===== run.sh =====
#!/bin/bash
# the make line also repeats each setting of config.mk as NAME=value (left out here)
make -C /OpenROAD-flow-scripts/flow DESIGN_CONFIG=/design/flow/config.mk WORK_HOME=/design/flow/orfs CLKGATE_MAP_FILE= finish

===== design.v =====
module contador_de_programa(
    input  wire       clk,
    input  wire       reset,
    input  wire [6:0] cantidad_instrucciones,
    output reg  [1:0] fase,
    output reg  [6:0] o_contador,
    output reg        done
);
wire [6:0] siguiente = o_contador + 7'd1;
always @(posedge clk) begin
    if (reset) begin
        fase       <= 2'd0;
        o_contador <= 7'd0;
        done       <= (cantidad_instrucciones == 7'd0);
    end else if (!done) begin
        if (fase == 2'd2) begin
            fase       <= 2'd0;
            o_contador <= siguiente;
            if (siguiente == cantidad_instrucciones)
                done <= 1'b1;
        end else begin
            fase <= fase + 2'd1;
        end
    end
end
endmodule
module unidad_control
(
    input  [3:0] instruction,
    output reg       write_enable_RB,
    output reg       read_ram,
    output reg       write_ram,
    output reg [3:0] alu_opcode,
    output reg       valido
);
always @* begin
    write_enable_RB = 1'b0;
    read_ram        = 1'b0;
    write_ram       = 1'b0;
    alu_opcode      = 4'b0000;
    valido          = 1'b1;
    case (instruction)
        4'b0000: begin write_enable_RB = 1'b1; alu_opcode = 4'b0000; end  
        4'b0001: begin write_enable_RB = 1'b1; alu_opcode = 4'b0001; end  
        4'b0010: begin write_enable_RB = 1'b1; alu_opcode = 4'b0010; end  
        4'b0011: begin write_enable_RB = 1'b1; alu_opcode = 4'b0110; end  
        4'b0100: begin write_enable_RB = 1'b1; alu_opcode = 4'b0111; end  
        4'b0101: begin write_enable_RB = 1'b1; alu_opcode = 4'b1100; end  
        4'b0110: write_ram = 1'b1;                                         
        4'b0111: read_ram  = 1'b1;                                         
        default: valido = 1'b0;                                            
    endcase
end
endmodule
module alu(
    input  [3:0]      op,
    input  [31:0]     din1_alu,
    input  [31:0]     din2_alu,
    output reg [31:0] result_alu
);
always @* begin
    case (op)
        4'b0000: result_alu = din1_alu & din2_alu;
        4'b0001: result_alu = din1_alu | din2_alu;
        4'b0010: result_alu = din1_alu + din2_alu;
        4'b0110: result_alu = din1_alu - din2_alu;
        4'b0111: result_alu = (din1_alu < din2_alu) ? 32'd1 : 32'd0;
        4'b1100: result_alu = ~(din1_alu | din2_alu);
        default: result_alu = 32'd0;
    endcase
end
endmodule
module banco_de_registros(
    input  wire        clk,
    input  wire        reset,
    input  wire [4:0]  read_address_1,
    input  wire [4:0]  read_address_2,
    input  wire [4:0]  write_address,
    input  wire [31:0] data_write,
    input  wire        write_enable,
    output wire [31:0] data_register_1,
    output wire [31:0] data_register_2
);
reg [31:0] mem [0:31];
function [31:0] valor_inicial(input [4:0] r);
    case (r)
        5'd0:  valor_inicial = 32'h000000DE;
        5'd1:  valor_inicial = 32'h0000006F;
        5'd2:  valor_inicial = 32'h00000064;
        5'd3:  valor_inicial = 32'h000000C8;
        5'd7:  valor_inicial = 32'h00000014;
        5'd8:  valor_inicial = 32'h00000015;
        5'd9:  valor_inicial = 32'h00000016;
        5'd10: valor_inicial = 32'h00000052;
        5'd11: valor_inicial = 32'h0000001B;
        5'd12: valor_inicial = 32'h7FFFFFF3;
        5'd16: valor_inicial = 32'h00000017;
        5'd17: valor_inicial = 32'h00000018;
        5'd18: valor_inicial = 32'h00000019;
        default: valor_inicial = 32'h00000000;
    endcase
endfunction
integer i;
always @(posedge clk) begin
    if (reset) begin
        for (i = 0; i < 32; i = i + 1)
            mem[i] <= valor_inicial(i[4:0]);
    end else if (write_enable) begin
        mem[write_address] <= data_write;
    end
end
assign data_register_1 = mem[read_address_1];
assign data_register_2 = mem[read_address_2];
endmodule
module ram(
    input  wire        clk,
    input  wire [31:0] address,
    input  wire [31:0] din,
    input  wire        write_enable,
    output wire [31:0] dout
);
reg [31:0] mem [0:31];
always @(posedge clk) begin
    if (write_enable)
        mem[address[4:0]] <= din;
end
assign dout = mem[address[4:0]];
endmodule
module jericalla_evolucion(
    input  wire        clk,
    input  wire        reset,
    input  wire [6:0]  cantidad_instrucciones,
    output wire [6:0]  imem_addr,
    input  wire [18:0] imem_data,
    output reg  [31:0] data_out,
    output reg         zf,
    output reg         valid,
    output wire        done
);
wire [1:0] fase;
wire [6:0] pc;
contador_de_programa contador_de_programa_inst(
    .clk(clk),
    .reset(reset),
    .cantidad_instrucciones(cantidad_instrucciones),
    .fase(fase),
    .o_contador(pc),
    .done(done)
);
assign imem_addr = pc;
wire       cu_we_rb, cu_read_ram, cu_write_ram, cu_valido;
wire [3:0] cu_alu_opcode;
unidad_control unidad_control_inst(
    .instruction(imem_data[18:15]),
    .write_enable_RB(cu_we_rb),
    .read_ram(cu_read_ram),
    .write_ram(cu_write_ram),
    .alu_opcode(cu_alu_opcode),
    .valido(cu_valido)
);
wire [31:0] rb_dr1, rb_dr2;
reg  [31:0] resultado;
reg        b1_we_rb, b1_read_ram, b1_write_ram, b1_valido;
reg [3:0]  b1_alu_opcode;
reg [4:0]  b1_rd;
reg [31:0] b1_dr1, b1_dr2;
reg        b2_we_rb, b2_valido;
reg [4:0]  b2_rd;
wire activo = !done;
banco_de_registros banco_de_registros_inst(
    .clk(clk),
    .reset(reset),
    .read_address_1(imem_data[9:5]),
    .read_address_2(imem_data[4:0]),
    .write_address(b2_rd),
    .data_write(resultado),
    .write_enable(activo && fase == 2'd2 && b2_we_rb),
    .data_register_1(rb_dr1),
    .data_register_2(rb_dr2)
);
wire [31:0] alu_result;
alu alu_inst(
    .op(b1_alu_opcode),
    .din1_alu(b1_dr1),
    .din2_alu(b1_dr2),
    .result_alu(alu_result)
);
wire [31:0] ram_dout;
ram ram_inst(
    .clk(clk),
    .address(b1_dr1),
    .din(b1_dr2),
    .write_enable(activo && fase == 2'd1 && b1_write_ram),
    .dout(ram_dout)
);
always @(posedge clk) begin
    if (reset) begin
        b1_we_rb  <= 1'b0;
        b1_read_ram <= 1'b0;
        b1_write_ram <= 1'b0;
        b1_valido <= 1'b0;
        b2_we_rb  <= 1'b0;
        b2_valido <= 1'b0;
        valid     <= 1'b0;
        zf        <= 1'b0;
    end else begin
        valid <= 1'b0;
        if (activo) begin
            case (fase)
                2'd0: begin
                    b1_we_rb      <= cu_we_rb;
                    b1_read_ram   <= cu_read_ram;
                    b1_write_ram  <= cu_write_ram;
                    b1_valido     <= cu_valido;
                    b1_alu_opcode <= cu_alu_opcode;
                    b1_rd         <= imem_data[14:10];
                    b1_dr1        <= rb_dr1;
                    b1_dr2        <= rb_dr2;
                end
                2'd1: begin
                    b2_we_rb  <= b1_we_rb;
                    b2_valido <= b1_valido;
                    b2_rd     <= b1_rd;
                    if (b1_read_ram)
                        resultado <= ram_dout;
                    else if (b1_write_ram)
                        resultado <= b1_dr2;
                    else
                        resultado <= alu_result;
                end
                default: begin
                    valid    <= b2_valido;
                    data_out <= resultado;
                    if (b2_we_rb)
                        zf <= (resultado == 32'd0);
                end
            endcase
        end
    end
end
endmodule

===== constraint.sdc =====
create_clock -name core_clock -period 8.83 [get_ports {clk}]
set_input_delay 1.7660 -clock core_clock [delete_from_list [all_inputs] [get_ports {clk}]]
set_output_delay 1.7660 -clock core_clock [all_outputs]
set_load 0.01 [all_outputs]

===== config.mk =====
export PLATFORM = sky130hd
export DESIGN_NAME = jericalla_evolucion
export DESIGN_NICKNAME = jericalla_evolucion
export VERILOG_FILES = /design/flow/design.v
export SDC_FILE = /design/flow/constraint.sdc
export NUM_CORES = 4
export LEC_CHECK = 0
export ABC_AREA = 1
export CAP_MARGIN = 20
export CORE_MARGIN = 2
export CORE_UTILIZATION = 67
export CTS_CLUSTER_DIAMETER = 46
export CTS_CLUSTER_SIZE = 22
export SLEW_MARGIN = 20

==> results of run 1 <==
[routing by layer]
layer  vias up  share of wire, %  track usage (%)
met4        16               7.6             27.1
met5         -             0.031           0.0924
li1      34700                 -                -
met3      1758                15             13.5
met2      7746                45             70.2
met1     39800                32             58.2
[area by class of cell]
type,count,area share [%]
sequential,2208,58.9
clock inverter,158,1.69
multi-input combinational,6342,29.2
timing repair buffer,265,2.19
clock buffer,202,4.41
antenna,7,0.0156
inverter,394,1.37
tap,2030,2.26
[per-stage QoR]
| stage | instances | setup WS [ns] |
|---|---|---|
| finish | 11600 | 3.42 |
| global route | 11600 | 3.45 |
| floorplan | 9756 | 3.47 |
| global placement | 11200 | 2.85 |
| detailed placement | 11200 | 2.74 |
| CTS | 11600 | 3.63 |
==> impl_metrics.csv, run 1 <==
group,metric,value,unit
synthesis,top_logic_kind,"AND-OR/OR-AND gates",
global_routing,grt_pass1_wl,525,mm
synthesis,syn-cell-area,103000,um^2
setup_path,cpMaxStageDelayCell,"nand2_2",
place,gp_congestion,1.03,
die,fp-utilization,67.6,%
setup_path,cp-start-kind,"input pin",
setup_path,cp_slowest_stage_delay,1.06,ns
sta,rsz0062_at_grt,"false",
min_path,holdPathEnd,"b2_rd[2]",
die,dieArea,157000,um^2
synthesis,edf_count,2190,
run,drv_cap,0,
power,p_sw,6.75,mW
global_routing,grt_pass1_vias,79000,
synthesis,yosysTopAreaCell,"edfxtp_1",
sta,fin_hold_ws,0.423,ns
die,pin_count,70,
place,io_buffers,69,
die,die_h,396,um
synthesis,yosysWarnings,6,
synthesis,ys_seq_share,64.1,%
sta,finalClockSkew,0.0585,ns
setup_path,path_class,"in -> reg",
synthesis,xor_share,0.0765,%
global_routing,grt_use_total,45.8,%
setup_path,reg2reg_depth,10,
layout,comb_area,32700,um^2
setup_path,cp-end-kind,"flip-flop",
setup_path,crit_start,"reset",
layout,fillCellCount,10400,
power,clock_power_share,38.2,%
synthesis,synth-compound-area-share,16.0,%
power,intPower,17.2,mW
layout,final_area,112000,um^2
die,rows,143,
sta,fin_crit,5.41,ns
clock_network,cts_root_buffer,"clkbuf_16",
power,switching_share,28.2,%
global_routing,overflow,0,
sta,clock.fmax,185,MHz
clock_network,clk_latency,0.89,ns
min_path,hp-class,"reg -> reg",
setup_path,cp.depth,6,
sta,setup_viol,0,
power,power.group.top,"sequential cells",
sta,hold_viol,0,
clock_network,cts_resized,0,
setup_path,path_max_fanout,33,
clock_network,clock-sinks,2208,
power,clk-power,9.13,mW
synthesis,yosysCellCount,9756,
run,warnings,143,
synthesis,netlist_instances,9756,
clock_network,cts_made_buffers,192,
synthesis,fp_nets,9891,
setup_path,cp-endpoint,"banco_de_registros_inst.mem[15][28]",
synthesis,yosys_most_used_dff,"edfxtp_1",
drt,vias,84000,
synthesis,avgSynthCellArea,10.6,um^2
drt,ant_nets,0,
setup_path,arrival,5.89,ns
setup_path,reg2reg_from,"b1_dr1[1]",
power,powerDensity,213,nW/um^2
sta,setup_tns,0,ns
run_status,status,"timing/DRC/antenna clean",
clock_network,clk_path_buf_depth,3,
sta,maxSlewViolCount,0,
setup_path,timing.critical_path.required,9.31,ns
drt,drt-pass1-iter-count,8,
drt,drc,0,
setup_path,cp_cell_sequence,"clkdlybuf4s50_1, nor3_4, inv_2, nor3_4, nand2_2, nand2_2",
layout,flop_area,66100,um^2
power,vdd_ir_drop_max,0.217,mV
setup_path,reg2reg_slack,4.27,ns
min_path,worstHoldStart,"b1_rd[2]",
synthesis,simple_gate_area_share,14.0,%
sta,tightest_slew,1.25,ns
global_routing,antenna_found_initial,15,
layout,final_core_util,73.6,%
drt,wl,364,mm
setup_path,timing.rr.end,"resultado[21]",
layout,area_growth,8.90,%
power,pwr-share-seq,50.0,%
min_path,holdPathStages,0,
synthesis,yosys.stat.chipArea,103000,um^2
synthesis,synthArstFlopShare,0,%
clock_network,path_clk_slew,0.08,ns
drt,viasPerCell,7.24,
clock_network,cts_tree,"done",
sta,finalClockPeriodUsage,61.2,%
clock_network,cts_max_level,4,
synthesis,ys_sh_adder,1.31,%
synthesis,yosysTopAreaCellShare,63.8,%
synthesis,yosys-top-cells-count,"2190 x edfxtp_1, 2177 x nor2_1, 1103 x o21ai_0, 927 x nand2_1, 662 x clkbuf_1",
synthesis,ys_ff,2208,
clock_network,cts_hold_buf,0,
sta,slew_headroom,16.5,%
global_routing,grt_max_degree,193,
power,p_leak,39.3,nW
synthesis,synth.distinct_cells,52,
synthesis,area_leaders,"edfxtp_1 64%, nor2_1 7.9%, o21ai_0 5.4%",
drt,post_drt_wl_per_cell,31.4,um
place,dp.final_hpwl,215,mm
setup_path,cp_top_family,"simple AND/OR/NAND/NOR gates",
power,p_comb_share,11.8,%
die,core_area,152000,um^2
power,total_power,23.9,mW
power,seq_power,12.0,mW
synthesis,synth_dominant_cell_count,"edfxtp_1",
setup_path,cp_num_buf_inv,2,
die,die_w,396,um
place,dpl-instance-area,105000,um^2
clock_network,postCtsSetupRepairBufs,0,
synthesis,mux_area_share,0,%
power,pg_comb,2.82,mW
layout,fin_nets,9538,
drt,drtIter0Drc,16100,
==> inputs of run 2 (changes only) <==
- CORE_ASPECT_RATIO: not set -> 0.5
- CORE_UTILIZATION: 67 -> 72
- CTS_CLUSTER_DIAMETER: 46 -> 396
- CTS_CLUSTER_SIZE: 22 -> 97
- SETUP_SLACK_MARGIN: not set -> 0.95
- TNS_END_PERCENT: not set -> 100
- clock period: 8.83 -> 3.13 ns (I/O delays scaled with it)
==> run 2 against run 1 <==
Net effect: the run now fails in global routing (5_1_grt); area after synthesis is the same; die size down 6.8%; synthesized cell count unchanged.
==> impl_metrics.csv, run 2 <==
group,metric,value,unit
clock_network,clk_path_buf_depth,3,
synthesis,fp_nets,9891,
global_routing,grt_use_total,87.3,%
place,gp_congestion,1.03,
synthesis,yosys_most_used_dff,"edfxtp_1",
synthesis,synthArstFlopShare,0,%
clock_network,cts_hold_buf,0,
synthesis,netlist_instances,9756,
synthesis,yosysTopAreaCellShare,63.8,%
clock_network,clock-sinks,2208,
global_routing,overflow,961,
synthesis,synth_dominant_cell_count,"edfxtp_1",
die,pin_count,70,
synthesis,top_logic_kind,"AND-OR/OR-AND gates",
die,fp-utilization,72.3,%
synthesis,edf_count,2190,
place,io_buffers,69,
synthesis,yosysCellCount,9756,
synthesis,syn-cell-area,103000,um^2
die,dieArea,146000,um^2
run_status,status,"aborted with a tool error",
synthesis,mux_area_share,0,%
synthesis,ys_seq_share,64.1,%
clock_network,cts_made_buffers,26,
synthesis,avgSynthCellArea,10.6,um^2
synthesis,ys_ff,2208,
synthesis,xor_share,0.0765,%
place,dp.final_hpwl,231,mm
run_status,stop_stage,"global routing (5_1_grt)",
clock_network,cts_root_buffer,"clkbuf_16",
synthesis,area_leaders,"edfxtp_1 64%, nor2_1 7.9%, o21ai_0 5.4%",
die,die_h,272,um
synthesis,yosys.stat.chipArea,103000,um^2
synthesis,ys_sh_adder,1.31,%
die,die_w,539,um
die,rows,98,
synthesis,synth.distinct_cells,52,
die,core_area,142000,um^2
clock_network,cts_max_level,1,
synthesis,yosysWarnings,6,
synthesis,synth-compound-area-share,16.0,%
run_status,error_line,"[ERROR GRT-0232] Routing congestion too high. Check the congestion heatmap in the GUI.",
synthesis,yosys-top-cells-count,"2190 x edfxtp_1, 2177 x nor2_1, 1103 x o21ai_0, 927 x nand2_1, 662 x clkbuf_1",
synthesis,yosysTopAreaCell,"edfxtp_1",
synthesis,simple_gate_area_share,14.0,%
==> run 2: timing repair <==
| item | CTS |
|---|---|
| buffers inserted | 200 |
| resized | 882 |
| endpoints found under the setup margin | 3113 |
| cloned | 124 |
| pin swaps | 59 |
==> run 2: layer usage <==
metal	track usage (%)	overflow
met1	88.2	55
met2	97.5	415
met3	78.6	74
met4	86.2	401
met5	52.1	16
==> run 2: metrics by stage <==
stage	cell area, um^2	setup WS [ns]	hold WS [ns]	instances	utilization [%]
2_1_floorplan	103000	0.294	0.400	9756	-
3_3_place_gp	110000	0.0620	0.404	11500	77.0
3_5_place_dp	110000	0.0634	0.413	11500	77.0
4_1_cts	119000	0.604	0.276	11900	83.3
==> inputs of run 3 (changes only) <==
- ABC_AREA: 1 -> not set
- CORE_ASPECT_RATIO: 0.5 -> 0.96
- CORE_UTILIZATION: 72 -> 45
- CTS_CLUSTER_DIAMETER: 396 -> not set
- CTS_CLUSTER_SIZE: 97 -> not set
- GPL_ROUTABILITY_DRIVEN: not set -> 0
- GPL_TIMING_DRIVEN: not set -> 0
- HOLD_SLACK_MARGIN: not set -> 0.17
- MIN_ROUTING_LAYER: not set -> met1
- PLACE_DENSITY_LB_ADDON: not set -> 0.11
- SETUP_SLACK_MARGIN: 0.95 -> -0.75
- TNS_END_PERCENT: 100 -> not set
- clock period: 3.13 -> 8.08 ns (I/O delays scaled with it)
==> run 3 against run 2 <==
Net effect: now clean on timing, DRC and antenna; area after synthesis increased by 0.76%; synthesized cell count decreased by 38%; die size increased by 60%.
==> impl_metrics.csv, run 3 <==
group,metric,value,unit
clock_network,cts_root_buffer,"clkbuf_16",
sta,rsz0062_at_grt,"false",
synthesis,ys_seq_share,63.7,%
drt,drtIter0Drc,9027,
synthesis,synth_dominant_cell_count,"edfxtp_1",
synthesis,yosysTopAreaCell,"edfxtp_1",
clock_network,cts_made_buffers,226,
setup_path,cp-end-kind,"flip-flop",
synthesis,xor_share,0.261,%
setup_path,reg2reg_slack,2.05,ns
clock_network,cts_max_level,4,
sta,slew_headroom,17.5,%
sta,finalClockPeriodUsage,74.7,%
power,p_comb_share,11.5,%
setup_path,cp_slowest_stage_delay,0.58,ns
global_routing,grt_max_degree,36,
setup_path,timing.rr.end,"resultado[30]",
clock_network,cts_tree,"done",
sta,finalClockSkew,0.0486,ns
run,drv_cap,0,
power,powerDensity,228,nW/um^2
synthesis,syn-cell-area,104000,um^2
clock_network,path_clk_slew,0.07,ns
clock_network,clk_latency,0.91,ns
clock_network,postCtsSetupRepairBufs,0,
place,dp.final_hpwl,259,mm
sta,clock.fmax,166,MHz
global_routing,overflow,0,
drt,drc,0,
clock_network,cts_resized,0,
min_path,worstHoldStart,"b1_rd[0]",
setup_path,crit_start,"b1_dr1[4]",
synthesis,yosysTopAreaCellShare,63.3,%
global_routing,grt_pass1_vias,62500,
power,p_sw,6.91,mW
die,core_area,229000,um^2
setup_path,timing.critical_path.required,8.71,ns
sta,maxSlewViolCount,0,
setup_path,cp_top_family,"buffers and inverters",
clock_network,cts_hold_buf,0,
sta,tightest_slew,1.24,ns
sta,fin_crit,6.03,ns
layout,comb_area,35600,um^2
clock_network,clk_path_buf_depth,3,
synthesis,yosysWarnings,6,
layout,final_area,119000,um^2
power,vdd_ir_drop_max,0.209,mV
synthesis,ys_sh_adder,1.30,%
die,die_w,494,um
synthesis,fp_nets,6177,
synthesis,yosysCellCount,6042,
die,dieArea,235000,um^2
setup_path,cp_cell_sequence,"clkbuf_1, clkinv_1, buf_1, buf_6, clkbuf_2, ha_1, buf_6, o211ai_1, a31o_2, a21oi_2, a41oi_1, o31ai_1, xnor2_1, nand2_1, a41oi_1",
synthesis,area_leaders,"edfxtp_1 63%, mux4_2 20%, and2_1 5.3%",
setup_path,cp-endpoint,"resultado[30]",
setup_path,reg2reg_from,"b1_dr1[4]",
power,switching_share,25.5,%
synthesis,yosys.stat.chipArea,104000,um^2
setup_path,path_max_fanout,10,
setup_path,reg2reg_depth,15,
sta,fin_hold_ws,0.428,ns
place,io_buffers,57,
sta,setup_viol,0,
power,power.group.top,"sequential cells",
setup_path,cpMaxStageDelayCell,"o31ai_1",
synthesis,top_logic_kind,"multiplexers",
synthesis,yosys-top-cells-count,"2190 x edfxtp_1, 906 x mux4_2, 874 x and2_1, 386 x clkbuf_1, 202 x nor2_1",
global_routing,antenna_found_initial,33,
drt,ant_nets,0,
drt,drt-pass1-iter-count,8,
synthesis,ys_ff,2208,
clock_network,clock-sinks,2208,
layout,flop_area,66100,um^2
synthesis,avgSynthCellArea,17.2,um^2
die,fp-utilization,45.3,%
synthesis,netlist_instances,6042,
synthesis,mux_area_share,20.6,%
synthesis,simple_gate_area_share,8.60,%
setup_path,cp-start-kind,"flip-flop",
layout,fillCellCount,18700,
place,dpl-instance-area,111000,um^2
power,pwr-share-seq,48.6,%
setup_path,arrival,6.66,ns
drt,vias,63100,
layout,fin_nets,6584,
min_path,holdPathStages,0,
sta,hold_viol,0,
run,warnings,101,
setup_path,cp_num_buf_inv,6,
run_status,status,"timing/DRC/antenna clean",
global_routing,grt_use_total,31.6,%
min_path,holdPathEnd,"b2_rd[0]",
power,intPower,20.2,mW
die,die_h,475,um
setup_path,path_class,"reg -> reg",
min_path,hp-class,"reg -> reg",
synthesis,synthArstFlopShare,0,%
synthesis,yosys_most_used_dff,"edfxtp_1",
global_routing,grt_pass1_wl,508,mm
synthesis,synth.distinct_cells,86,
power,p_leak,39.3,nW
power,clk-power,10.8,mW
die,pin_count,70,
power,clock_power_share,40.0,%
drt,wl,372,mm
power,seq_power,13.2,mW
setup_path,cp.depth,15,
drt,post_drt_wl_per_cell,38.3,um
layout,area_growth,14.5,%
drt,viasPerCell,6.50,
die,rows,172,
synthesis,synth-compound-area-share,3.16,%
synthesis,edf_count,2190,
power,pg_comb,3.10,mW
## run 3: final cells by class
cell class / count / share of cell area, %
clock buffers: 274 / 4.91
flip-flops and latches: 2208 / 55.6
clock inverters: 155 / 1.46
inverters: 97 / 0.306
diodes: 17 / 0.0358
well taps: 3045 / 3.20
plain buffers: 523 / 1.86
repair buffers: 179 / 2.71
multi-input cells: 3214 / 29.9
## run 3: through the flow
stage	utilization (%)	instances	power [mW]	setup WS (ns)	setup TNS (ns)
final	51.9	9712	27.1	2.05	0
after CTS	51.8	9688	27.1	2.15	0
after detailed placement	48.5	9259	16.4	1.55	0
after global placement	47.2	9144	16.3	-0.289	-27.72
after floorplan	-	6042	15.1	2.51	0
after global routing	51.9	9699	27.7	2.07	0
## run 3: routing by layer
metal / share of wire [%] / vias up / GRT usage (%)
met2: 48 / 3824 / 51.3
li1: - / 25000 / -
met5: 0.033 / - / 0
met4: 5.5 / 20 / 15.1
met3: 9.4 / 918 / 6.47
met1: 37 / 33400 / 40.9
==> inputs of run 4 (changes only) <==
- CORE_UTILIZATION: 45 -> 65
- GPL_ROUTABILITY_DRIVEN: 0 -> 1
- GPL_TIMING_DRIVEN: 0 -> 1
- HOLD_SLACK_MARGIN: 0.17 -> -0.1
- MAX_ROUTING_LAYER: not set -> met4
- PLACE_DENSITY_LB_ADDON: 0.11 -> not set
- clock period: 8.08 -> 9.76 ns (I/O delays scaled with it)
==> run 4 against run 3 <==
Net effect: area after synthesis unchanged; maximum frequency rose by 18%; critical path depth is 3 lower; first-iteration DRC count grew 6.5%; sequential power decreased by 18%; clock skew about the same.
==> impl_metrics.csv, run 4 <==
group,metric,value,unit
setup_path,cp-endpoint,"resultado[27]",
setup_path,cp-start-kind,"flip-flop",
die,dieArea,163000,um^2
synthesis,ys_sh_adder,1.30,%
global_routing,grt_pass1_vias,58800,
synthesis,netlist_instances,6042,
run,warnings,107,
die,pin_count,70,
clock_network,cts_made_buffers,213,
sta,setup_viol,0,
setup_path,reg2reg_from,"b1_dr1[2]",
synthesis,yosysCellCount,6042,
layout,final_area,114000,um^2
die,rows,143,
clock_network,clock-sinks,2208,
clock_network,cts_resized,0,
place,io_buffers,69,
layout,instances_no_fill,8282,
synthesis,synth.distinct_cells,86,
min_path,holdPathStages,0,
run,drv_cap,0,
place,gp_congestion,0.931,
global_routing,overflow,0,
setup_path,crit_top_cell,"buf_4",
synthesis,synthArstFlopShare,0,%
global_routing,grt_pass1_wl,437,mm
place,dpl-instance-area,107000,um^2
setup_path,cpMaxStageDelayCell,"edfxtp_1",
clock_network,cts_hold_buf,0,
global_routing,antenna_found_initial,25,
synthesis,synth_dominant_cell_count,"edfxtp_1",
drt,ant_nets,0,
clock_network,path_clk_slew,0.07,ns
sta,hold_viol,0,
sta,rsz0062_at_grt,"false",
clock_network,cts_root_buffer,"clkbuf_16",
place,dp.final_hpwl,190,mm
die,die_h,396,um
synthesis,xor_share,0.261,%
power,switching_share,24.4,%
synthesis,ys_seq_share,63.7,%
setup_path,cp.depth,12,
setup_path,arrival,5.66,ns
setup_path,timing.critical_path.required,10.33,ns
min_path,worstHoldStart,"b1_rd[2]",
synthesis,synth-compound-area-share,3.16,%
setup_path,cp_cell_sequence,"buf_4, inv_2, buf_4, ha_1, nor4_1, o2111ai_1, a31o_2, o31ai_4, a31oi_1, xnor2_1, a221oi_1, a221oi_2",
clock_network,postCtsSetupRepairBufs,0,
synthesis,avgSynthCellArea,17.2,um^2
power,clock_power_share,38.6,%
synthesis,mux_area_share,20.6,%
sta,maxSlewViolCount,0,
sta,clock.fmax,196,MHz
setup_path,reg2reg_slack,4.66,ns
drt,wl,308,mm
place,placed_cells,7879,
setup_path,cp_slowest_stage_delay,0.97,ns
clock_network,clk_path_buf_depth,3,
drt,viasPerCell,7.27,
power,vdd_ir_drop_max,0.211,mV
layout,flop_area,66100,um^2
sta,tightest_slew,1.14,ns
synthesis,syn-cell-area,104000,um^2
power,pwr-share-seq,50.3,%
synthesis,top_logic_kind,"multiplexers",
drt,drc,0,
clock_network,cts_tree,"done",
synthesis,ys_ff,2208,
clock_network,clk_latency,0.87,ns
synthesis,yosysTopAreaCellShare,63.3,%
run_status,status,"timing/DRC/antenna clean",
setup_path,path_class,"reg -> reg",
clock_network,cts_max_level,4,
power,p_sw,5.25,mW
synthesis,yosysTopAreaCell,"edfxtp_1",
die,core_area,159000,um^2
power,power.group.top,"sequential cells",
setup_path,path_max_fanout,26,
setup_path,cp-end-kind,"flip-flop",
synthesis,yosys-top-cells-count,"2190 x edfxtp_1, 906 x mux4_2, 874 x and2_1, 386 x clkbuf_1, 202 x nor2_1",
power,intPower,16.3,mW
synthesis,yosys_most_used_dff,"edfxtp_1",
setup_path,cp_num_buf_inv,3,
power,clk-power,8.30,mW
die,fp-utilization,65.5,%
layout,fillCellCount,9810,
synthesis,simple_gate_area_share,8.60,%
synthesis,yosysWarnings,6,
setup_path,reg2reg_depth,12,
synthesis,area_leaders,"edfxtp_1 63%, mux4_2 20%, and2_1 5.3%",
sta,setup_tns,0,ns
layout,comb_area,35700,um^2
global_routing,grt_max_degree,106,
sta,slew_headroom,24.2,%
drt,drtIter0Drc,9610,
sta,finalClockPeriodUsage,52.2,%
drt,post_drt_wl_per_cell,37.2,um
sta,finalClockSkew,0.0489,ns
die,die_w,412,um
setup_path,timing.rr.end,"resultado[27]",
drt,vias,60200,
layout,fin_nets,6129,
power,p_leak,37.8,nW
power,seq_power,10.8,mW
synthesis,fp_nets,6177,
sta,fin_crit,5.10,ns
min_path,hp-class,"reg -> reg",
layout,area_growth,9.77,%
power,powerDensity,189,nW/um^2
setup_path,cp_top_family,"AND-OR/OR-AND gates",
global_routing,grt_use_total,39.7,%
synthesis,yosys.stat.chipArea,104000,um^2
power,p_comb_share,11.1,%
power,pg_comb,2.39,mW
drt,drt-pass1-iter-count,6,
synthesis,edf_count,2190,
min_path,holdPathEnd,"b2_rd[2]",
setup_path,crit_start,"b1_dr1[2]",
layout,final_core_util,71.9,%
==> run 4: per-layer routing <==
metal | share of wire (%) | global-route usage (%)
met1 | 37 | 56.3
met2 | 46 | 58.0
met3 | 13 | 9.70
met4 | 3.6 | 12.7
met5 | 0 | -
==> run 4: final cells by class <==
cell class | instances | share of cell area, %
Antenna cell | 13 | 0.0285
Multi-Input combinational cell | 3214 | 31.3
Sequential cell | 2208 | 58.0
Inverter | 97 | 0.319
Clock inverter | 122 | 1.13
Tap cell | 2102 | 2.31
Clock buffer | 266 | 4.94
Timing Repair Buffer | 260 | 1.96
==> run 4: per-stage QoR <==
| step | setup slack (ns) | hold WS (ns) | power, mW |
|---|---|---|---|
| floorplan | 3.85 | 0.400 | 12.5 |
| detailed placement | 4.13 | 0.419 | 13.3 |
| global placement | 4.27 | 0.422 | 13.3 |
| global route | 4.56 | 0.437 | 22.0 |
| finish | 4.66 | 0.440 | 21.5 |
| CTS | 4.74 | 0.440 | 21.5 |
==> inputs of run 5 (changes only) <==
- CORE_ASPECT_RATIO: 0.96 -> not set
- CORE_UTILIZATION: 65 -> 13
- GPL_ROUTABILITY_DRIVEN: 1 -> not set
- GPL_TIMING_DRIVEN: 1 -> not set
- HOLD_SLACK_MARGIN: -0.1 -> not set
- MAX_ROUTING_LAYER: met4 -> not set
- MIN_ROUTING_LAYER: met1 -> not set
- SETUP_SLACK_MARGIN: -0.75 -> not set
- clock period: 9.76 -> 13.2 ns (I/O delays scaled with it)
==> run 5 against run 4 <==
Net effect: first-iteration DRC count is 16% lower; clock power is 21% lower; combinational power is 26% lower; setup slack better by 2.8 ns; synthesized cell count stayed put; critical endpoint is now banco_de_registros_inst.mem[6][17]; largest power group unchanged; critical path depth is 5 lower; global-route usage is 32 points lower.
==> impl_metrics.csv, run 5 <==
group,metric,value,unit
synthesis,fp_nets,6177,
synthesis,top_logic_kind,"multiplexers",
layout,fin_nets,6171,
synthesis,yosys-top-cells-count,"2190 x edfxtp_1, 906 x mux4_2, 874 x and2_1, 386 x clkbuf_1, 202 x nor2_1",
synthesis,yosysCellCount,6042,
drt,vias,59400,
global_routing,grt_pass1_vias,60200,
synthesis,edf_count,2190,
sta,setup_tns,0,ns
global_routing,grt_max_degree,112,
power,powerDensity,130,nW/um^2
setup_path,cp-endpoint,"banco_de_registros_inst.mem[6][17]",
sta,hold_viol,0,
setup_path,cp.depth,7,
synthesis,yosysTopAreaCellShare,63.3,%
run,drv_cap,0,
synthesis,netlist_instances,6042,
power,pg_comb,1.76,mW
synthesis,area_leaders,"edfxtp_1 63%, mux4_2 20%, and2_1 5.3%",
run_status,status,"timing/DRC/antenna clean",
synthesis,synthArstFlopShare,0,%
power,seq_power,8.01,mW
global_routing,overflow,0,
setup_path,path_class,"in -> reg",
clock_network,cts_resized,0,
setup_path,cp_cell_sequence,"buf_2, nand3b_1, nor2_1, nand2_2, buf_4, nor2_4, or2_2",
setup_path,cp-end-kind,"flip-flop",
sta,maxSlewViolCount,0,
die,fp-utilization,13.0,%
synthesis,yosys_most_used_dff,"edfxtp_1",
sta,setup_viol,0,
place,io_buffers,69,
drt,drc,0,
drt,post_drt_wl_per_cell,20.1,um
synthesis,synth-compound-area-share,3.16,%
setup_path,reg2reg_depth,13,
layout,fillCellCount,86800,
setup_path,reg2reg_from,"b1_dr1[0]",
setup_path,arrival,6.20,ns
synthesis,synth_dominant_cell_count,"edfxtp_1",
setup_path,cp_num_buf_inv,2,
global_routing,grt_use_total,8.01,%
place,gp_congestion,0.808,
setup_path,crit_start,"reset",
die,die_h,898,um
synthesis,yosys.stat.chipArea,104000,um^2
synthesis,mux_area_share,20.6,%
global_routing,antenna_found_initial,34,
setup_path,cpMaxStageDelayCell,"or2_2",
min_path,holdPathStages,0,
synthesis,ys_ff,2208,
setup_path,path_max_fanout,32,
sta,slew_headroom,18.0,%
clock_network,clk_path_buf_depth,4,
power,switching_share,25.0,%
power,power.group.top,"sequential cells",
setup_path,reg2reg_slack,8.29,ns
place,dp.final_hpwl,201,mm
synthesis,simple_gate_area_share,8.60,%
drt,wl,338,mm
setup_path,timing.critical_path.required,13.70,ns
layout,area_growth,20.6,%
synthesis,yosysTopAreaCell,"edfxtp_1",
min_path,holdPathEnd,"b2_rd[3]",
synthesis,xor_share,0.261,%
drt,ant_nets,0,
drt,viasPerCell,3.53,
min_path,worstHoldStart,"b1_rd[3]",
global_routing,grt_pass1_wl,471,mm
min_path,hp-class,"reg -> reg",
clock_network,postCtsSetupRepairBufs,0,
run,warnings,113,
die,rows,328,
setup_path,cp-start-kind,"input pin",
power,total_power,16.3,mW
synthesis,avgSynthCellArea,17.2,um^2
sta,finalClockPeriodUsage,43.2,%
synthesis,syn-cell-area,104000,um^2
sta,finalClockSkew,0.0875,ns
setup_path,cp_slowest_stage_delay,0.91,ns
power,vdd_ir_drop_max,0.105,mV
setup_path,timing.rr.end,"resultado[24]",
clock_network,cts_max_level,4,
sta,tightest_slew,1.23,ns
power,clock_power_share,40.1,%
power,clk-power,6.53,mW
die,dieArea,806000,um^2
power,intPower,12.2,mW
clock_network,cts_root_buffer,"clkbuf_16",
clock_network,cts_hold_buf,0,
setup_path,cp_top_family,"simple AND/OR/NAND/NOR gates",
clock_network,path_clk_slew,0.06,ns
sta,fin_crit,5.70,ns
power,p_sw,4.08,mW
sta,clock.fmax,175,MHz
drt,drt-pass1-iter-count,6,
power,p_comb_share,10.8,%
drt,drtIter0Drc,8057,
die,die_w,898,um
synthesis,ys_seq_share,63.7,%
clock_network,clock-sinks,2208,
clock_network,cts_made_buffers,231,
die,pin_count,70,
die,core_area,797000,um^2
synthesis,ys_sh_adder,1.30,%
clock_network,clk_latency,0.95,ns
clock_network,cts_tree,"done",
sta,rsz0062_at_grt,"false",
synthesis,yosysWarnings,6,
synthesis,synth.distinct_cells,86,
power,pwr-share-seq,49.1,%
power,p_leak,38.2,nW
==> run 5: final cells by class <==
cell class / count / area (um^2) / area share (%)
tap: 10600 / 13200 / 10.5
sequential: 2208 / 66100 / 52.8
clock buffer: 272 / 5960 / 4.75
multi-input combinational: 3214 / 35700 / 28.5
clock inverter: 150 / 1420 / 1.13
antenna: 11 / 27.5 / 0.0220
timing repair buffer: 284 / 2460 / 1.96
inverter: 97 / 364 / 0.291
==> run 5: routing by layer <==
| metal | vias to the layer above | GRT usage [%] | routed length (um) |
|---|---|---|---|
| li1 | 24100 | - | - |
| met1 | 31600 | 10.2 | 130000 |
| met2 | 3076 | 13.5 | 163000 |
| met3 | 608 | 1.90 | 32900 |
| met4 | 2 | 2.45 | 11800 |
| met5 | - | 0 | 18 |
==> run 5: per-stage QoR <==
| stage | util, % | setup slack (ns) | hold slack, ns | std cells | cell area (um^2) |
|---|---|---|---|---|---|
| after floorplan | - | 6.61 | 0.400 | 6042 | 104000 |
| after global routing | 15.7 | 7.09 | 0.469 | 16800 | 125000 |
| after detailed placement | 14.8 | 6.39 | 0.451 | 16400 | 118000 |
| after global placement | 14.8 | 6.41 | 0.438 | 16300 | 118000 |
| final | 15.7 | 7.50 | 0.445 | 16800 | 125000 |
| after CTS | 15.7 | 7.33 | 0.460 | 16800 | 125000 |
==> inputs of run 6 (changes only) <==
- ABC_AREA: not set -> 1
- CORE_ASPECT_RATIO: not set -> 1.15
- CORE_UTILIZATION: 13 -> 72
- CTS_CLUSTER_SIZE: not set -> 87
- PLACE_DENSITY_LB_ADDON: not set -> 0.2
- TNS_END_PERCENT: not set -> 5
- clock period: 13.2 -> 3.11 ns (I/O delays scaled with it)
==> run 6 against run 5 <==
Net effect: now fails the layout checks on setup timing; count of clock-buffer cells in the layout down 19; critical path type is now reg -> reg; largest power group unchanged; sequential power rose to 4.2 times the previous value; utilization up 66 points; highest routed layer unchanged; via count up 55%; area after synthesis down 0.75%; first-iteration DRC count rose to 2.6 times the previous value.
==> impl_metrics.csv, run 6 <==
group,metric,value,unit
setup_path,cp-start-kind,"flip-flop",
clock_network,cts_tree,"done",
power,seq_power,33.9,mW
place,gp_congestion,1.03,
place,dp.final_hpwl,240,mm
clock_network,postCtsSetupRepairBufs,0,
min_path,hp-class,"in -> reg",
sta,clock.fmax,306,MHz
synthesis,ys_ff,2208,
drt,ant_nets,0,
drt,wl,409,mm
synthesis,netlist_instances,9756,
min_path,worstHoldStart,"imem_data[12]",
synthesis,fp_nets,9891,
synthesis,avgSynthCellArea,10.6,um^2
clock_network,cts_root_buffer,"clkbuf_16",
synthesis,mux_area_share,0,%
global_routing,overflow,0,
die,die_w,357,um
setup_path,crit_start,"b1_dr1[0]",
power,pg_comb,9.00,mW
die,rows,148,
synthesis,xor_share,0.0765,%
clock_network,clock-sinks,2208,
synthesis,top_logic_kind,"AND-OR/OR-AND gates",
place,io_buffers,69,
power,intPower,49.2,mW
clock_network,clk_latency,0.93,ns
run,warnings,106,
synthesis,synthArstFlopShare,0,%
setup_path,timing.critical_path.required,3.69,ns
drt,post_drt_wl_per_cell,34.6,um
synthesis,ys_sh_adder,1.31,%
sta,maxSlewViolCount,0,
layout,fin_nets,9905,
die,pin_count,70,
die,fp-utilization,72.7,%
global_routing,antenna_found_initial,28,
setup_path,cp-end-kind,"flip-flop",
min_path,holdPathEnd,"b1_rd[2]",
sta,fin_crit,3.26,ns
power,pwr-share-seq,50.1,%
sta,finalClockSkew,0.0555,ns
drt,drtIter0Drc,20800,
synthesis,ys_seq_share,64.1,%
sta,rsz0062_at_grt,"true",
synthesis,synth-compound-area-share,16.0,%
power,clock_power_share,36.6,%
sta,setup_ws,-0.154,ns
setup_path,reg2reg_depth,9,
sta,finalClockPeriodUsage,105,%
setup_path,cpMaxStageDelayCell,"nor3_1",
synthesis,yosysTopAreaCell,"edfxtp_1",
setup_path,cp_cell_sequence,"inv_1, buf_4, nand2_1, inv_8, buf_12, a22oi_1, a21oi_1, nor3_1, a22oi_1",
die,dieArea,146000,um^2
power,powerDensity,585,nW/um^2
synthesis,synth.distinct_cells,52,
sta,slew_headroom,18.9,%
clock_network,cts_max_level,4,
clock_network,cts_hold_buf,0,
drt,drc,0,
layout,area_growth,12.3,%
sta,tightest_slew,1.21,ns
place,pre_cts_ws,-0.00610,ns
setup_path,cp_top_family,"simple AND/OR/NAND/NOR gates",
synthesis,yosys_most_used_dff,"edfxtp_1",
setup_path,cp.depth,9,
power,power.group.top,"sequential cells",
layout,flop_area,66100,um^2
clock_network,cts_resized,1,
power,p_comb_share,13.3,%
layout,comb_area,32700,um^2
clock_network,clk_path_buf_depth,3,
setup_path,timing.rr.end,"resultado[14]",
global_routing,grt_pass1_vias,88800,
setup_path,cp_slowest_stage_delay,0.97,ns
synthesis,yosysTopAreaCellShare,63.8,%
die,die_h,410,um
setup_path,cp-endpoint,"resultado[14]",
run,drv_cap,0,
setup_path,path_class,"reg -> reg",
drt,viasPerCell,7.75,
sta,setup_viol,2,
global_routing,grt_use_total,55.6,%
synthesis,yosysCellCount,9756,
setup_path,cp_num_buf_inv,4,
power,p_leak,41.4,nW
run_status,so_faults,"setup timing",
synthesis,yosys.stat.chipArea,103000,um^2
synthesis,area_leaders,"edfxtp_1 64%, nor2_1 7.9%, o21ai_0 5.4%",
power,clk-power,24.8,mW
die,core_area,142000,um^2
layout,fillCellCount,7680,
drt,vias,91800,
min_path,holdPathStages,1,
power,p_sw,18.5,mW
setup_path,arrival,3.85,ns
setup_path,path_max_fanout,45,
synthesis,simple_gate_area_share,14.0,%
synthesis,synth_dominant_cell_count,"edfxtp_1",
sta,hold_viol,0,
global_routing,grt_max_degree,111,
power,vdd_ir_drop_max,0.696,mV
layout,final_core_util,81.6,%
clock_network,cts_made_buffers,201,
synthesis,yosys-top-cells-count,"2190 x edfxtp_1, 2177 x nor2_1, 1103 x o21ai_0, 927 x nand2_1, 662 x clkbuf_1",
clock_network,path_clk_slew,0.07,ns
power,switching_share,27.4,%
synthesis,syn-cell-area,103000,um^2
synthesis,yosysWarnings,6,
synthesis,edf_count,2190,
setup_path,reg2reg_from,"b1_dr1[0]",
run_status,status,"failed layout checks",
drt,drt-pass1-iter-count,13,
global_routing,grt_pass1_wl,583,mm
setup_path,crit_top_cell,"a22oi_1",
setup_path,reg2reg_slack,-0.15,ns
[run 6: routing by layer]
metal	track usage, %	routed length, um
met1	63.3	112000
met2	81.2	174000
met3	21.7	72500
met4	49.7	50500
met5	0	174
[run 6: final cells by class]
class / count / share of cell area (%)
flip-flops and latches: 2208 / 57.1
multi-input cells: 6342 / 28.3
repair buffers: 623 / 5.75
clock buffers: 253 / 4.61
well taps: 1875 / 2.03
inverters: 394 / 1.33
clock inverters: 116 / 0.827
diodes: 33 / 0.0713
[run 6: metrics by stage]
stage / hold WS (ns) / power, mW / area (um^2) / setup TNS (ns) / cells
after CTS: 0.303 / 66.6 / 116000 / 0 / 11800
after global routing: 0.287 / 68.6 / 116000 / 0 / 11800
after detailed placement: 0.424 / 42.7 / 109000 / -0.00610 / 11400
after floorplan: 0.400 / 39.0 / 103000 / -130.58 / 9756
after global placement: 0.415 / 42.5 / 109000 / 0 / 11400
final: 0.300 / 67.7 / 116000 / -0.215 / 11800
==> inputs of run 7 (changes only) <==
- ABC_AREA: 1 -> not set
- CORE_ASPECT_RATIO: 1.15 -> not set
- CTS_CLUSTER_DIAMETER: not set -> 396
- CTS_CLUSTER_SIZE: 87 -> not set
- PLACE_DENSITY_LB_ADDON: 0.2 -> not set
- TNS_END_PERCENT: 5 -> not set
- clock period: 3.11 -> 4.34 ns (I/O delays scaled with it)
==> run 7 against run 6 <==
Net effect: cell count down 31%; the run now finishes clean; area after synthesis is 0.76% higher; critical path depth grew 2; register-to-register slack improved by 0.62 ns; setup slack improved by 0.62 ns; critical endpoint is now resultado[27]; worst hold slack gained 0.11 ns; via count is 30% lower; power fell by 29%; die size is 0.74% higher; sequential share of layout area up 0.34 points; sequential cell count unchanged.
==> impl_metrics.csv, run 7 <==
group,metric,value,unit
run_status,status,"timing/DRC/antenna clean",
sta,finalClockPeriodUsage,89.2,%
sta,setup_viol,0,
global_routing,grt_pass1_vias,65800,
setup_path,cp_top_family,"AND-OR/OR-AND gates",
sta,clock.fmax,258,MHz
layout,final_core_util,80.2,%
setup_path,cp_slowest_stage_delay,0.54,ns
die,die_w,384,um
clock_network,cts_max_level,4,
synthesis,mux_area_share,20.6,%
synthesis,yosysTopAreaCellShare,63.3,%
drt,drtIter0Drc,10300,
min_path,holdPathEnd,"b2_rd[1]",
clock_network,clk_path_buf_depth,3,
min_path,hp-class,"reg -> reg",
place,gp_congestion,0.918,
global_routing,grt_max_degree,119,
synthesis,yosysCellCount,6042,
synthesis,ys_seq_share,63.7,%
synthesis,area_leaders,"edfxtp_1 63%, mux4_2 20%, and2_1 5.3%",
drt,post_drt_wl_per_cell,40.2,um
die,pin_count,70,
power,p_sw,12.0,mW
power,powerDensity,419,nW/um^2
drt,drc,0,
clock_network,cts_tree,"done",
power,clk-power,18.4,mW
die,fp-utilization,72.4,%
layout,fin_nets,6237,
setup_path,timing.critical_path.required,4.88,ns
power,vdd_ir_drop_max,0.438,mV
sta,fin_crit,3.87,ns
synthesis,synth_dominant_cell_count,"edfxtp_1",
setup_path,cp_cell_sequence,"inv_1, ha_1, o21ba_1, nor4_1, o2111ai_1, a31o_2, o31ai_4, a31oi_1, xnor2_1, a221oi_1, a221oi_2",
setup_path,path_max_fanout,6,
die,die_h,384,um
run,drv_cap,0,
synthesis,edf_count,2190,
synthesis,yosys-top-cells-count,"2190 x edfxtp_1, 906 x mux4_2, 874 x and2_1, 386 x clkbuf_1, 202 x nor2_1",
clock_network,cts_resized,0,
clock_network,cts_root_buffer,"clkbuf_16",
synthesis,netlist_instances,6042,
sta,slew_headroom,14.4,%
setup_path,cp.depth,11,
place,dp.final_hpwl,187,mm
synthesis,synth-compound-area-share,3.16,%
synthesis,fp_nets,6177,
setup_path,cp-start-kind,"flip-flop",
setup_path,path_class,"reg -> reg",
power,p_leak,38.5,nW
sta,setup_tns,0,ns
power,pg_comb,5.53,mW
synthesis,yosys.stat.chipArea,104000,um^2
clock_network,path_clk_slew,0.07,ns
sta,finalClockSkew,0.0568,ns
setup_path,timing.rr.end,"resultado[27]",
drt,viasPerCell,7.83,
sta,rsz0062_at_grt,"false",
global_routing,antenna_found_initial,28,
power,p_comb_share,11.5,%
sta,tightest_slew,1.28,ns
synthesis,ys_sh_adder,1.30,%
clock_network,clk_latency,0.87,ns
power,pwr-share-seq,50.4,%
synthesis,syn-cell-area,104000,um^2
drt,ant_nets,0,
power,power.group.top,"sequential cells",
setup_path,reg2reg_slack,0.47,ns
global_routing,overflow,0,
setup_path,arrival,4.41,ns
global_routing,grt_pass1_wl,468,mm
clock_network,postCtsSetupRepairBufs,0,
setup_path,reg2reg_from,"b1_dr1[1]",
global_routing,grt_use_total,45.8,%
min_path,worstHoldStart,"b1_rd[1]",
run,warnings,107,
die,dieArea,147000,um^2
power,clock_power_share,38.2,%
synthesis,top_logic_kind,"multiplexers",
synthesis,avgSynthCellArea,17.2,um^2
synthesis,yosysTopAreaCell,"edfxtp_1",
synthesis,simple_gate_area_share,8.60,%
drt,vias,64200,
setup_path,reg2reg_depth,11,
min_path,holdPathStages,0,
die,core_area,143000,um^2
synthesis,xor_share,0.261,%
sta,maxSlewViolCount,0,
synthesis,yosysWarnings,6,
layout,area_growth,10.8,%
clock_network,cts_made_buffers,211,
synthesis,yosys_most_used_dff,"edfxtp_1",
clock_network,clock-sinks,2208,
power,seq_power,24.3,mW
setup_path,cp-endpoint,"resultado[27]",
synthesis,synth.distinct_cells,86,
clock_network,cts_hold_buf,0,
power,switching_share,24.9,%
setup_path,cpMaxStageDelayCell,"edfxtp_1",
sta,hold_viol,0,
power,total_power,48.2,mW
setup_path,cp_num_buf_inv,1,
sta,fin_hold_ws,0.413,ns
synthesis,synthArstFlopShare,0,%
die,rows,139,
setup_path,crit_start,"b1_dr1[1]",
drt,drt-pass1-iter-count,8,
drt,wl,329,mm
place,io_buffers,69,
synthesis,ys_ff,2208,
power,intPower,36.2,mW
setup_path,cp-end-kind,"flip-flop",
[run 7: final cells by class]
class / count / area, um^2
well taps: 1903 / 2380
clock inverters: 127 / 1180
inverters: 97 / 364
clock buffers: 266 / 5550
repair buffers: 370 / 3840
fillers: 6978 / 28400
diodes: 9 / 22.5
flip-flops and latches: 2208 / 66100
multi-input cells: 3214 / 35600
[run 7: stage by stage]
| step | worst slack [ns] | std cells | area [um^2] |
|---|---|---|---|
| 4_1_cts | 0.556 | 8184 | 115000 |
| 6_report | 0.469 | 8194 | 115000 |
| 3_3_place_gp | 0.681 | 7791 | 108000 |
| 2_1_floorplan | 0.388 | 6042 | 104000 |
| 5_1_grt | 0.331 | 8186 | 115000 |
| 3_5_place_dp | 0.651 | 7791 | 108000 |
[run 7: routing by layer]
metal  global-route usage (%)  part of all wire (%)  vias up
li1                         -                     -    24200
met1                     56.2                    30    32000
met2                     72.3                    48     6284
met3                     12.7                    14     1756
met4                     30.1                   8.2       28
met5                        0                 0.064        -
==> inputs of run 8 (changes only) <==
- ABC_AREA: not set -> 1
- CAP_MARGIN: 20 -> 0
- CELL_PAD_IN_SITES_DETAIL_PLACEMENT: not set -> 1
- CELL_PAD_IN_SITES_GLOBAL_PLACEMENT: not set -> 3
- CORE_ASPECT_RATIO: not set -> 0.96
- CORE_MARGIN: 2 -> 6
- CORE_UTILIZATION: 72 -> 44
- CTS_CLUSTER_DIAMETER: 396 -> 163
- CTS_CLUSTER_SIZE: not set -> 13
- GPL_ROUTABILITY_DRIVEN: not set -> 1
- GPL_TIMING_DRIVEN: not set -> 0
- HOLD_SLACK_MARGIN: not set -> 0.17
- MAX_ROUTING_LAYER: not set -> met4
- MIN_ROUTING_LAYER: not set -> met2
- PLACE_DENSITY_LB_ADDON: not set -> 0.21
- SETUP_SLACK_MARGIN: not set -> -0.75
- SLEW_MARGIN: 20 -> 30
- clock period: 4.34 -> 7.5 ns (I/O delays scaled with it)
==> run 8 against run 7 <==
Net effect: the flow now stops in global routing (5_1_grt); synthesized cell count is 61% higher; die size is 67% higher; area after synthesis is 0.75% lower.
==> impl_metrics.csv, run 8 <==
group,metric,value,unit
run_status,status,"aborted with a tool error",
run_status,stop_stage,"global routing (5_1_grt)",
run_status,error_line,"[ERROR GRT-0116] Global routing finished with congestion. Check the congestion regions in the DRC Viewer.",
die,pin_count,70,
synthesis,synth_dominant_cell_count,"edfxtp_1",
synthesis,yosysWarnings,6,
global_routing,grt_use_total,96.3,%
clock_network,cts_hold_buf,0,
die,rows,173,
synthesis,mux_area_share,0,%
synthesis,synthArstFlopShare,0,%
synthesis,xor_share,0.0765,%
clock_network,cts_made_buffers,188,
synthesis,yosysTopAreaCellShare,63.8,%
place,dpl-instance-area,114000,um^2
synthesis,fp_nets,9891,
global_routing,overflow,8971,
clock_network,clock-sinks,2208,
clock_network,cts_root_buffer,"clkbuf_16",
synthesis,yosysCellCount,9756,
synthesis,yosys.stat.chipArea,103000,um^2
synthesis,simple_gate_area_share,14.0,%
die,core_area,232000,um^2
die,die_h,486,um
synthesis,avgSynthCellArea,10.6,um^2
synthesis,area_leaders,"edfxtp_1 64%, nor2_1 7.9%, o21ai_0 5.4%",
clock_network,cts_max_level,4,
synthesis,edf_count,2190,
synthesis,top_logic_kind,"AND-OR/OR-AND gates",
place,dp.final_hpwl,489,mm
die,fp-utilization,44.4,%
place,io_buffers,64,
synthesis,synth-compound-area-share,16.0,%
die,dieArea,246000,um^2
synthesis,synth.distinct_cells,52,
synthesis,yosysTopAreaCell,"edfxtp_1",
synthesis,ys_sh_adder,1.31,%
synthesis,netlist_instances,9756,
clock_network,postCtsSetupRepairBufs,0,
synthesis,yosys_most_used_dff,"edfxtp_1",
synthesis,syn-cell-area,103000,um^2
place,gp_congestion,1.76,
synthesis,ys_seq_share,64.1,%
synthesis,ys_ff,2208,
die,die_w,506,um
synthesis,yosys-top-cells-count,"2190 x edfxtp_1, 2177 x nor2_1, 1103 x o21ai_0, 927 x nand2_1, 662 x clkbuf_1",
clock_network,cts_resized,0,
clock_network,clk_path_buf_depth,3,
==> run 8: metrics by stage <==
stage	hold WS [ns]	instances	setup WS [ns]
after CTS	0.422	13400	2.33
after global placement	0.403	12900	-0.792
after detailed placement	0.406	13100	1.40
after floorplan	0.400	9756	2.40
==> run 8: routing by layer <==
| layer | global-route usage (%) | overflow |
|---|---|---|
| met3 | 108 | 6387 |
| met2 | 94.8 | 1794 |
| met4 | 80.3 | 790 |
| met1 | - | - |
| met5 | - | - |
==> inputs of run 9 (changes only) <==
- ABC_AREA: 1 -> not set
- CAP_MARGIN: 0 -> 40
- CELL_PAD_IN_SITES_DETAIL_PLACEMENT: 1 -> not set
- CELL_PAD_IN_SITES_GLOBAL_PLACEMENT: 3 -> not set
- CORE_ASPECT_RATIO: 0.96 -> not set
- CORE_MARGIN: 6 -> 2
- CORE_UTILIZATION: 44 -> 70
- CTS_CLUSTER_DIAMETER: 163 -> not set
- CTS_CLUSTER_SIZE: 13 -> 32
- GPL_ROUTABILITY_DRIVEN: 1 -> not set
- GPL_TIMING_DRIVEN: 0 -> not set
- HOLD_SLACK_MARGIN: 0.17 -> not set
- MAX_ROUTING_LAYER: met4 -> not set
- MIN_ROUTING_LAYER: met2 -> not set
- PLACE_DENSITY_LB_ADDON: 0.21 -> not set
- SETUP_SLACK_MARGIN: -0.75 -> 0.9
- SLEW_MARGIN: 30 -> 20
- clock period: 7.5 -> 3.11 ns (I/O delays scaled with it)
==> run 9 against run 8 <==
Net effect: now fails the layout checks on setup timing; die size fell by 38%; synthesized cell count fell by 38%; area after synthesis rose by 0.76%.
==> impl_metrics.csv, run 9 <==
group,metric,value,unit
clock_network,path_clk_slew,0.07,ns
drt,wl,378,mm
clock_network,clock-sinks,2208,
setup_path,timing.critical_path.required,3.83,ns
min_path,holdPathEnd,"b1_rd[3]",
setup_path,reg2reg_from,"b1_dr1[4]",
power,p_sw,18.3,mW
synthesis,edf_count,2190,
power,p_leak,42.5,nW
setup_path,cp-end-kind,"flip-flop",
sta,maxSlewViolCount,0,
sta,fin_hold_ws,0.308,ns
synthesis,synth.distinct_cells,86,
layout,fillCellCount,6445,
synthesis,synth-compound-area-share,3.16,%
die,rows,141,
power,switching_share,26.2,%
power,powerDensity,566,nW/um^2
run_status,status,"failed layout checks",
synthesis,ys_sh_adder,1.30,%
synthesis,avgSynthCellArea,17.2,um^2
run,warnings,107,
global_routing,grt_use_total,46.5,%
setup_path,path_class,"reg -> reg",
synthesis,synth_dominant_cell_count,"edfxtp_1",
setup_path,reg2reg_slack,-0.25,ns
layout,area_growth,18.5,%
setup_path,cp-start-kind,"flip-flop",
die,pin_count,70,
setup_path,cp.depth,11,
synthesis,yosysCellCount,6042,
synthesis,mux_area_share,20.6,%
power,vdd_ir_drop_max,0.614,mV
layout,final_core_util,83.5,%
setup_path,cpMaxStageDelayCell,"nor2_1",
sta,clock.fmax,297,MHz
sta,slew_headroom,39.7,%
drt,viasPerCell,7.95,
place,pre_cts_ws,-0.190,ns
sta,setup_viol,13,
power,clock_power_share,37.3,%
drt,drc,0,
synthesis,xor_share,0.261,%
power,clk-power,26.0,mW
die,dieArea,151000,um^2
drt,post_drt_wl_per_cell,43.4,um
min_path,worstHoldStart,"imem_data[13]",
run,drv_cap,0,
setup_path,cp_top_family,"buffers and inverters",
min_path,hp-class,"in -> reg",
setup_path,crit_start,"b1_dr1[4]",
power,p_comb_share,14.1,%
place,io_buffers,69,
setup_path,cp_cell_sequence,"clkinv_2, buf_6, nand2_1, nor2_1, buf_4, a22oi_1, nand3_1, a221oi_1, buf_4, a21oi_1, o31a_1",
synthesis,fp_nets,6177,
global_routing,grt_pass1_wl,489,mm
synthesis,ys_seq_share,63.7,%
power,seq_power,33.9,mW
clock_network,clk_path_buf_depth,3,
power,intPower,51.4,mW
drt,drt-pass1-iter-count,7,
run_status,so_faults,"setup timing",
layout,instances_no_fill,8727,
synthesis,syn-cell-area,104000,um^2
setup_path,cp_slowest_stage_delay,0.64,ns
place,gp_congestion,0.934,
global_routing,overflow,0,
die,fp-utilization,70.4,%
sta,fin_crit,3.36,ns
global_routing,antenna_found_initial,27,
power,pwr-share-seq,48.6,%
synthesis,area_leaders,"edfxtp_1 63%, mux4_2 20%, and2_1 5.3%",
clock_network,cts_hold_buf,0,
global_routing,grt_max_degree,101,
setup_path,cp_num_buf_inv,4,
synthesis,netlist_instances,6042,
synthesis,yosysWarnings,6,
sta,finalClockPeriodUsage,108,%
clock_network,clk_latency,0.93,ns
synthesis,ys_ff,2208,
sta,setup_ws,-0.253,ns
drt,drtIter0Drc,12500,
synthesis,yosys-top-cells-count,"2190 x edfxtp_1, 906 x mux4_2, 874 x and2_1, 386 x clkbuf_1, 202 x nor2_1",
sta,setup_tns,-1.48,ns
global_routing,grt_pass1_vias,68000,
place,placed_cells,8108,
synthesis,top_logic_kind,"multiplexers",
clock_network,cts_root_buffer,"clkbuf_16",
synthesis,yosys_most_used_dff,"edfxtp_1",
sta,hold_viol,0,
drt,vias,69300,
place,dp.final_hpwl,195,mm
setup_path,crit_top_cell,"buf_4",
clock_network,cts_max_level,4,
setup_path,timing.rr.end,"resultado[24]",
clock_network,cts_tree,"done",
synthesis,yosysTopAreaCell,"edfxtp_1",
setup_path,arrival,4.08,ns
sta,finalClockSkew,0.0781,ns
sta,tightest_slew,0.900,ns
sta,rsz0062_at_grt,"true",
setup_path,cp-endpoint,"resultado[24]",
synthesis,yosys.stat.chipArea,104000,um^2
power,power.group.top,"sequential cells",
synthesis,simple_gate_area_share,8.60,%
setup_path,reg2reg_depth,11,
setup_path,path_max_fanout,32,
drt,ant_nets,0,
die,die_w,389,um
power,pg_comb,9.86,mW
die,core_area,147000,um^2
synthesis,synthArstFlopShare,0,%
clock_network,cts_made_buffers,211,
layout,fin_nets,6738,
synthesis,yosysTopAreaCellShare,63.3,%
die,die_h,389,um
min_path,holdPathStages,1,
[run 9: final cells by class]
cell class	count	area, um^2	share of cell area, %
multi-input combinational	3214	36800	29.9
inverter	97	374	0.304
clock buffer	256	5500	4.47
antenna	16	40.0	0.0325
tap	1930	2410	1.96
sequential	2208	66100	53.7
timing repair buffer	871	10600	8.64
clock inverter	135	1200	0.973
[run 9: metal layers]
layer	routed length [um]	GRT usage (%)	vias to the layer above
li1	-	-	25200
met1	106000	55.5	33900
met5	199	0	-
met3	58200	12.9	2451
met2	174000	73.6	7761
met4	40300	33.9	30
[run 9: what timing repair did]
item | 4_1_cts | 5_1_grt
pin swaps | 92 | 109
setup buffers | 78 | 74
endpoints found under the setup margin | 3060 | 2980
gates resized | 248 | 242
gates cloned | 27 | 33
[run 9: per-stage QoR]
step | instance area, um^2 | total power, mW
6_report | 123000 | 69.7
5_1_grt | 123000 | 70.7
4_1_cts | 121000 | 68.1
3_5_place_dp | 112000 | 42.7
3_3_place_gp | 112000 | 42.5
2_1_floorplan | 104000 | 39.3
==> inputs of run 10 (changes only) <==
- CAP_MARGIN: 40 -> 20
- CORE_ASPECT_RATIO: not set -> 0.85
- CORE_UTILIZATION: 70 -> 40
- CTS_CLUSTER_DIAMETER: not set -> 58
- CTS_CLUSTER_SIZE: 32 -> not set
- MAX_ROUTING_LAYER: not set -> met4
- SETUP_SLACK_MARGIN: 0.9 -> not set
- SLEW_MARGIN: 20 -> 30
- clock period: 3.11 -> 9.55 ns (I/O delays scaled with it)
==> run 10 against run 9 <==
Net effect: now clean on timing, DRC and antenna; area after synthesis unchanged; global-route usage down 22 points; critical path type is now in -> reg; via count fell by 15%; setup slack improved by 4.6 ns; synthesized cell count did not move; sequential cell count did not move; critical path depth shrank 3; first-iteration DRC count down 36%; final area fell by 5.1%; worst hold slack improved by 0.11 ns.
==> impl_metrics.csv, run 10 <==
group,metric,value,unit
setup_path,crit_top_cell,"buf_4",
drt,wl,316,mm
clock_network,cts_max_level,4,
synthesis,synth-compound-area-share,3.16,%
die,fp-utilization,40.2,%
sta,setup_viol,0,
clock_network,cts_resized,0,
power,p_leak,38.4,nW
synthesis,ys_ff,2208,
drt,post_drt_wl_per_cell,32.8,um
synthesis,ys_sh_adder,1.30,%
min_path,holdPathStages,0,
drt,viasPerCell,6.15,
sta,clock.fmax,191,MHz
synthesis,netlist_instances,6042,
synthesis,synth_dominant_cell_count,"edfxtp_1",
setup_path,cp-start-kind,"input pin",
power,p_comb_share,10.7,%
clock_network,clk_latency,0.90,ns
die,dieArea,264000,um^2
die,pin_count,70,
power,powerDensity,192,nW/um^2
setup_path,cpMaxStageDelayCell,"or3_2",
global_routing,antenna_found_initial,15,
layout,fin_nets,6173,
layout,fillCellCount,21900,
place,dp.final_hpwl,185,mm
power,clk-power,9.02,mW
synthesis,synth.distinct_cells,86,
min_path,holdPathEnd,"b2_rd[2]",
min_path,worstHoldStart,"b1_rd[2]",
clock_network,cts_made_buffers,232,
synthesis,yosys.stat.chipArea,104000,um^2
run_status,status,"timing/DRC/antenna clean",
power,p_sw,5.58,mW
synthesis,avgSynthCellArea,17.2,um^2
synthesis,yosysCellCount,6042,
setup_path,timing.critical_path.required,10.03,ns
sta,finalClockPeriodUsage,54.9,%
global_routing,grt_max_degree,132,
setup_path,path_max_fanout,54,
die,core_area,258000,um^2
drt,vias,59200,
sta,setup_tns,0,ns
power,pwr-share-seq,49.2,%
setup_path,path_class,"in -> reg",
power,power.group.top,"sequential cells",
drt,drt-pass1-iter-count,6,
setup_path,reg2reg_from,"b1_dr1[0]",
clock_network,cts_hold_buf,0,
drt,ant_nets,0,
layout,instances_no_fill,9634,
setup_path,cp_slowest_stage_delay,0.86,ns
global_routing,grt_pass1_vias,58800,
clock_network,clock-sinks,2208,
synthesis,mux_area_share,20.6,%
synthesis,area_leaders,"edfxtp_1 63%, mux4_2 20%, and2_1 5.3%",
drt,drc,0,
sta,finalClockSkew,0.0683,ns
place,gp_congestion,0.903,
setup_path,cp.depth,8,
setup_path,crit_start,"reset",
synthesis,edf_count,2190,
setup_path,reg2reg_slack,4.80,ns
clock_network,path_clk_slew,0.06,ns
synthesis,top_logic_kind,"multiplexers",
clock_network,postCtsSetupRepairBufs,0,
drt,drtIter0Drc,7969,
power,vdd_ir_drop_max,0.190,mV
clock_network,cts_root_buffer,"clkbuf_16",
setup_path,arrival,5.73,ns
sta,maxSlewViolCount,0,
global_routing,grt_pass1_wl,447,mm
synthesis,yosys-top-cells-count,"2190 x edfxtp_1, 906 x mux4_2, 874 x and2_1, 386 x clkbuf_1, 202 x nor2_1",
power,switching_share,24.8,%
global_routing,overflow,0,
sta,fin_crit,5.24,ns
setup_path,cp_num_buf_inv,4,
place,placed_cells,9188,
die,rows,172,
power,intPower,16.9,mW
setup_path,cp_top_family,"simple AND/OR/NAND/NOR gates",
synthesis,fp_nets,6177,
run,warnings,111,
synthesis,yosys_most_used_dff,"edfxtp_1",
power,seq_power,11.1,mW
synthesis,yosysTopAreaCell,"edfxtp_1",
clock_network,clk_path_buf_depth,3,
setup_path,cp_cell_sequence,"buf_2, buf_4, nand3b_1, or3_2, buf_4, nor2_4, or2_2, buf_4",
synthesis,yosysTopAreaCellShare,63.3,%
clock_network,cts_tree,"done",
synthesis,yosysWarnings,6,
run,drv_cap,0,
synthesis,ys_seq_share,63.7,%
sta,tightest_slew,1.15,ns
layout,area_growth,12.5,%
synthesis,xor_share,0.261,%
sta,slew_headroom,23.3,%
min_path,hp-class,"reg -> reg",
synthesis,synthArstFlopShare,0,%
setup_path,timing.rr.end,"resultado[16]",
setup_path,cp-endpoint,"banco_de_registros_inst.mem[8][12]",
power,pg_comb,2.41,mW
global_routing,grt_use_total,24.6,%
sta,hold_viol,0,
die,die_w,557,um
place,io_buffers,69,
setup_path,cp-end-kind,"flip-flop",
sta,rsz0062_at_grt,"false",
die,die_h,474,um
synthesis,syn-cell-area,104000,um^2
synthesis,simple_gate_area_share,8.60,%
power,clock_power_share,40.1,%
setup_path,reg2reg_depth,13,
run 10: stage by stage:
stage / util (%) / setup slack, ns / hold WS (ns) / power, mW / cell area, um^2
finish: 45.3 / 4.31 / 0.420 / 22.5 / 117000
global route: 45.2 / 4.31 / 0.427 / 23.1 / 117000
CTS: 45.2 / 4.37 / 0.422 / 22.6 / 117000
detailed placement: 42.2 / 3.48 / 0.409 / 13.6 / 109000
global placement: 42.1 / 3.48 / 0.404 / 13.6 / 109000
floorplan: - / 3.69 / 0.400 / 12.8 / 104000
run 10: cell type report:
type	count	area (um^2)	share of cell area (%)
repair buffers	285	2710	2.32
inverters	97	364	0.312
diodes	6	15.0	0.0128
flip-flops and latches	2208	66100	56.6
multi-input cells	3214	35800	30.6
well taps	3393	4250	3.63
clock inverters	153	1560	1.34
clock buffers	278	6050	5.18
run 10: metal layers:
| metal | global-route usage [%] | part of all wire [%] |
|---|---|---|
| met5 | - | 0 |
| met4 | 7.92 | 3.4 |
| met3 | 4.73 | 9.7 |
| met2 | 35.3 | 44 |
| met1 | 35.4 | 42 |
Power figures rest on the tool's default switching activity, not on a simulated workload.
